== before ==
Design TCAM_TOP, start of the top module:
module TCAM_TOP (
        input                   CLK
       ,input                   RESET
       ,input                   SEARCH
       ,input                   SETTING
       ,input   [DATA_BITS-1:0] KEY
       ,input   [IDWID-1:0]     SETTING_ID
       ,input   [MASKWID-1:0]   SETTING_MASKID
       ,input   [IDWID-1:0]     SETTING_PRIORITY
       ,output  [IDWID-1:0]     RULEID
       ,output                  SETTING_COMPLETE
       ,output                  SEARCH_COMPLETE
       ,output                  MISMATCH
       ,input                     DDR3_AVL_INIT
       ,input   [SDRAM_DATA-1:0]  DDR3_AVL_READDATA
       ,input                     DDR3_AVL_WAITREQUEST
       ,input                     DDR3_AVL_READDATAVALID
       ,output                    DDR3_AVL_READ
       ,output                    DDR3_AVL_WRITE
       ,output  [SDRAM_ADDR-1:0]  DDR3_AVL_ADDRESS
       ,output  [SDRAM_DATA-1:0]  DDR3_AVL_WRITEDATA
       ,output                    DDR3_AVL_BURSTCOUNT
       ,output                    DDR3_AVL_INITCOMPLETE
	);
clock: 2.0 ns
lec_check: 0
abc_area: 1
cap_margin: 20
core_margin: 2
core_utilization: 56
gpl_routability_driven: 1
max_routing_layer: met4
place_density_lb_addon: 0.01
setup_slack_margin: 0.58
slew_margin: 20
run.sh (not shown) runs the stock make flow with config.mk's settings and CLKGATE_MAP_FILE=.
To summarise before: no stage aborted, but the layout did not pass its checks, failing on negative setup slack.
> inputs changed (before -> after)
# before
export LEC_CHECK = 0
export ABC_AREA = 1
export CAP_MARGIN = 20
export CORE_MARGIN = 2
export CORE_UTILIZATION = 56
export GPL_ROUTABILITY_DRIVEN = 1
export MAX_ROUTING_LAYER = met4
export PLACE_DENSITY_LB_ADDON = 0.01
export SETUP_SLACK_MARGIN = 0.58
export SLEW_MARGIN = 20
create_clock -name core_clock -period 2.0 [get_ports {CLK}]
# after
export LEC_CHECK = 0
export CAP_MARGIN = 20
export CORE_MARGIN = 2
export CORE_UTILIZATION = 58
export SLEW_MARGIN = 20
create_clock -name core_clock -period 9.77 [get_ports {CLK}]
Findings:
Across before and after, a clean result was obtained everywhere but in before. before completed end to end; final checks failed (negative setup slack). Taking before as the reference, in after total wire length dropped about 17%, die area now sits lower, sequential power went down 80%, worst hold slack across all endpoints up 0.26 ns, sequential cell area fraction in the yosys report decreased 0.80 points. Cmp before and after / area growth from synthesis to layout / higher: before. after: number of standard cells in the final layout excluding fillers lower than before. before reports its type of the setup path with the least slack as reg -> out while after reports in -> out.


Starting RTL as in the previous note.
Design TCAM_TOP, start of the top module:
module TCAM_TOP (
        input                   CLK
       ,input                   RESET
       ,input                   SEARCH
       ,input                   SETTING
       ,input   [DATA_BITS-1:0] KEY
       ,input   [IDWID-1:0]     SETTING_ID
       ,input   [MASKWID-1:0]   SETTING_MASKID
       ,input   [IDWID-1:0]     SETTING_PRIORITY
       ,output  [IDWID-1:0]     RULEID
       ,output                  SETTING_COMPLETE
       ,output                  SEARCH_COMPLETE
       ,output                  MISMATCH
       ,input                     DDR3_AVL_INIT
       ,input   [SDRAM_DATA-1:0]  DDR3_AVL_READDATA
       ,input                     DDR3_AVL_WAITREQUEST
       ,input                     DDR3_AVL_READDATAVALID
       ,output                    DDR3_AVL_READ
       ,output                    DDR3_AVL_WRITE
       ,output  [SDRAM_ADDR-1:0]  DDR3_AVL_ADDRESS
       ,output  [SDRAM_DATA-1:0]  DDR3_AVL_WRITEDATA
       ,output                    DDR3_AVL_BURSTCOUNT
       ,output                    DDR3_AVL_INITCOMPLETE
	);
    parameter   DATA_BITS = 128;  
    parameter   FRAGMENTS = 8;	 
    parameter   FRAG_BITS = 3;	 
    parameter   IDWID     = 16;   
    parameter   MASKWID   = 18;
    parameter   SDRAM_ADDR = 19;
    parameter   SDRAM_DATA = 256;
    localparam  FRAG_WID  = (DATA_BITS/FRAGMENTS);
    localparam  ADDR_WID  = FRAG_BITS+FRAG_WID;
    localparam  PRIOWID   = IDWID;
    localparam  KWID      = DATA_BITS;
    localparam  SEGWID    = 2+IDWID+MASKWID+KWID+PRIOWID;  
  ...
Settings: LEC_CHECK=0, CAP_MARGIN=20, CORE_MARGIN=2, CORE_UTILIZATION=70, SETUP_SLACK_MARGIN=1.42, SLEW_MARGIN=20; clock period 5.35 ns.
The baseline finished clean.
Edit:
SETUP_SLACK_MARGIN = 0.73   (was 1.42)
clock period = 3.12 ns   (was 5.35 ns; I/O delays follow)
What happened: Wire length went up by 2.3%. Total power rises by 72%. Setup slack is worse by 830 ps. Via count rises by 1.7%. Design area is higher by 1.3%. Non-clock buffer count went up by 134. Global-route usage rises by 0.73 points. Final cell count grows by 1.3%. Count of clock-buffer cells in the layout decreases by 11. Critical path depth drops by 1. Area after synthesis is unchanged.


JK:
TCAM_TOP again, from the RTL that the note above started with.
Settings: LEC_CHECK=0, CAP_MARGIN=5, CORE_MARGIN=2, CORE_UTILIZATION=72, CTS_CLUSTER_SIZE=17, SETUP_SLACK_MARGIN=0.93, SLEW_MARGIN=15; clock period 3.12 ns.
Here is what was changed in the inputs of MS compared with JK.
Settings: SLEW_MARGIN changed from 15 to 20; CAP_MARGIN changed from 5 to 20.
==> results <==
On length of routed wiring on met1, MS and JK are neck and neck.
In summary, JK completed successfully, with a layout that passed the timing, design-rule and antenna checks.
MS finished every step from synthesis to the final layout, and the layout passed the timing, design-rule and antenna checks.
Sort MS and JK by sum of met3 wire segment lengths after detailed routing, ascending, and MS comes first.
When MS is set beside JK, its clock share of power turns out to be 0.4 points smaller.
On core utilization, MS and JK are neck and neck.
Per the comparison of MS with JK, final RePlAce weighted congestion now sits at about the same level; routed wire length did not really move; count of placed standard cells in the final layout, fillers left out held steady; non-clock buffer count lost 3; vias per cell essentially unchanged.
Number of filler instances in the final layout | MS above JK
Modified inputs, AL compared to MS
Settings: putting MAX_ROUTING_LAYER at met4 where nothing was set; putting ABC_AREA at 0 where nothing was set; swapping 17 for 22 in CTS_CLUSTER_SIZE; putting GPL_ROUTABILITY_DRIVEN at 1 where nothing was set.
Every run (MS and AL) finished clean. AL: instance area at placement 550 sq um above MS. Compare AL and MS | part of the power in registers lower: AL. Routed wire length on met2 was lower in MS than in AL. Diff MS -> AL: global-route wire length before repair grew by about 2.2%, fraction of the cycle the final worst path needs shrank by 0.26 points, routed wire length grew by 1.6%, net switching power of the design held steady.
--- input diff AL..TR ---
Settings: removing ABC_AREA (formerly 0); changing CORE_UTILIZATION from 72 to 70; removing MAX_ROUTING_LAYER (formerly met4); changing SETUP_SLACK_MARGIN from 0.93 to 0.72; removing GPL_ROUTABILITY_DRIVEN (formerly 1); removing CTS_CLUSTER_SIZE (formerly 22).
==> results <==
TR reports a lower worst hold slack than AL does. Taking AL as the reference, in TR total stage count of the critical path went down 1, first-pass GRT wire length went down 3.1%, total of max-cap violations held, final-stage net count held. Compared with AL, TR shows number of placement rows higher by about 1.4%. Comparing TR and AL, the lower iteration-0 DRC count of the detailed router was measured on TR. Library cell contributing the largest single delay on the critical path: sky130_fd_sc_hd__dfrtp_1 -> AL, sky130_fd_sc_hd__dfrtp_2 -> TR. Compared with AL, in TR count of clock-buffer cells in the layout up 1.1%; number of setup buffers added after CTS down 19. The combinational power share was comparable across TR and AL.
The following lists how PW was set up differently from TR:
Settings: putting CTS_CLUSTER_DIAMETER at 358 where nothing was set; putting CTS_CLUSTER_SIZE at 10 where nothing was set; putting ABC_AREA at 1 where nothing was set; swapping 70 for 72 in CORE_UTILIZATION; swapping 0.72 for 0.92 in SETUP_SLACK_MARGIN.
==> results <==
In summary, PW completed successfully, with a layout that passed the timing, design-rule and antenna checks.
On multi-input gate share of total cell area: between PW and TR, it ends up higher for TR.
In PW relative to TR, die extent in y had gone down slightly.
The utilization of the core after routing number comes out lower for TR vs PW.
| net switching power | PW vs TR | about 6% higher |
Lower least setup slack across all paths after layout among PW and TR: TR
Between TR and PW, the flow reports via count of the routed design increasing by more than 10%.


TCAM_TOP again, from the RTL that the note above started with.
clock: 3.75 ns
lec_check: 0
cap_margin: 20
core_margin: 2
core_utilization: 51
gpl_routability_driven: 1
max_routing_layer: met4
place_density_lb_addon: 0.05
setup_slack_margin: 1.08
slew_margin: 20
Next try:
Settings changed: CORE_UTILIZATION 51 to 40, GPL_ROUTABILITY_DRIVEN 1 to not set, MAX_ROUTING_LAYER met4 to not set, PLACE_DENSITY_LB_ADDON 0.05 to not set, SETUP_SLACK_MARGIN 1.08 to not set.
Clock period 3.75 ns to 9.09 ns, I/O delays scaled along.
The new run went through all stages and came out clean. Cell area is about the same. Clock-buffer cell count went up by 5. Routed wire length went up by 3.7%. Worst setup slack improved by 2700 ps. Power went down by 58%. Sequential power went down by 59%. Clock skew went up by 61 ps. Combinational power went down by 60%. Die size went up by 27%.


the reference run:
TCAM_TOP again, from the RTL that the note above started with.
clock: 3.12 ns
lec_check: 0
abc_area: 0
cap_margin: 20
core_margin: 2
core_utilization: 72
cts_cluster_diameter: 337
cts_cluster_size: 21
gpl_routability_driven: 1
max_routing_layer: met4
setup_slack_margin: 0.93
slew_margin: 20
Changes in the trial run relative to the reference run:
Settings: setting HOLD_SLACK_MARGIN to 0.29 for the first time; setting PLACE_DENSITY_LB_ADDON to 0.08 for the first time.
--- outcome ---
Relative to the reference run, the overall track demand over capacity in global routing of the trial run is higher by 1.6 points. Share of the clock period used by the worst path after layout (lower): the reference run. Comparing the trial run and the reference run, the higher tally of clock buffers in the finished layout was measured on the trial run. Between the trial run and the reference run, it is the trial run whose count of fill cells added during filler insertion is lower, by about 6.5%. The trial run vs. the reference run: count of library flops with an enable pin now sits at about the same level, net switching component of the power now sits higher, total wire length after detailed routing now sits higher.


Starting RTL as in the previous note.
// TCAM_TOP
module TCAM_TOP (
        input                   CLK
       ,input                   RESET
       ,input                   SEARCH
       ,input                   SETTING
       ,input   [DATA_BITS-1:0] KEY
       ,input   [IDWID-1:0]     SETTING_ID
       ,input   [MASKWID-1:0]   SETTING_MASKID
       ,input   [IDWID-1:0]     SETTING_PRIORITY
       ,output  [IDWID-1:0]     RULEID
       ,output                  SETTING_COMPLETE
       ,output                  SEARCH_COMPLETE
       ,output                  MISMATCH
       ,input                     DDR3_AVL_INIT
       ,input   [SDRAM_DATA-1:0]  DDR3_AVL_READDATA
       ,input                     DDR3_AVL_WAITREQUEST
       ,input                     DDR3_AVL_READDATAVALID
       ,output                    DDR3_AVL_READ
       ,output                    DDR3_AVL_WRITE
       ,output  [SDRAM_ADDR-1:0]  DDR3_AVL_ADDRESS
       ,output  [SDRAM_DATA-1:0]  DDR3_AVL_WRITEDATA
       ,output                    DDR3_AVL_BURSTCOUNT
       ,output                    DDR3_AVL_INITCOMPLETE
	);
clock: 3.49 ns
lec_check: 0
abc_area: 1
cap_margin: 20
core_margin: 10
core_utilization: 65
gpl_routability_driven: 1
max_routing_layer: met4
setup_slack_margin: 0.1
slew_margin: 20
Edit:
ABC_AREA = default   (was 1)
CORE_MARGIN = 2   (was 10)
CORE_UTILIZATION = 27   (was 65)
GPL_ROUTABILITY_DRIVEN = default   (was 1)
MAX_ROUTING_LAYER = default   (was met4)
SETUP_SLACK_MARGIN = default   (was 0.1)
clock period = 13.1 ns   (was 3.49 ns; I/O delays follow)
Cell area came out higher by a few percent.
Setup slack gets better by 5.7 ns.
Clock skew rose by 0.028 ns.
Worst hold slack is better by 0.080 ns.
Via count is lower by about a fifth.
Combinational power went down by well over a third.
Synthesized cell count is lower by about a fifth.
Routed wire length rose slightly.
Synthesized area rises slightly.
Flip-flop count is unchanged.
Die size rose by well over a third.
Edit:
CORE_UTILIZATION = 67   (was 27)
CTS_CLUSTER_DIAMETER = 204   (was default)
clock period = 6.75 ns   (was 13.1 ns; I/O delays follow)
After rerunning: Clock power increases by 75%. Total power increases by 85%. Global-route usage increases by 16 points.
Edit:
CORE_UTILIZATION = 40   (was 67)
CTS_CLUSTER_DIAMETER = default   (was 204)
SETUP_SLACK_MARGIN = 0.73   (was default)
clock period = 5.62 ns   (was 6.75 ns; I/O delays follow)
Result: Cell area goes up by 2.1%; sequential share of layout area goes down by 1.3 points; clock power goes up by 28%; worst setup slack gets worse by 0.79 ns; power goes up by 23%; synthesized area is unchanged; via count goes down by 1.9%; sequential power goes up by 20%; core utilization goes down by 31 points.
Power is estimated from default activity; no workload was simulated.
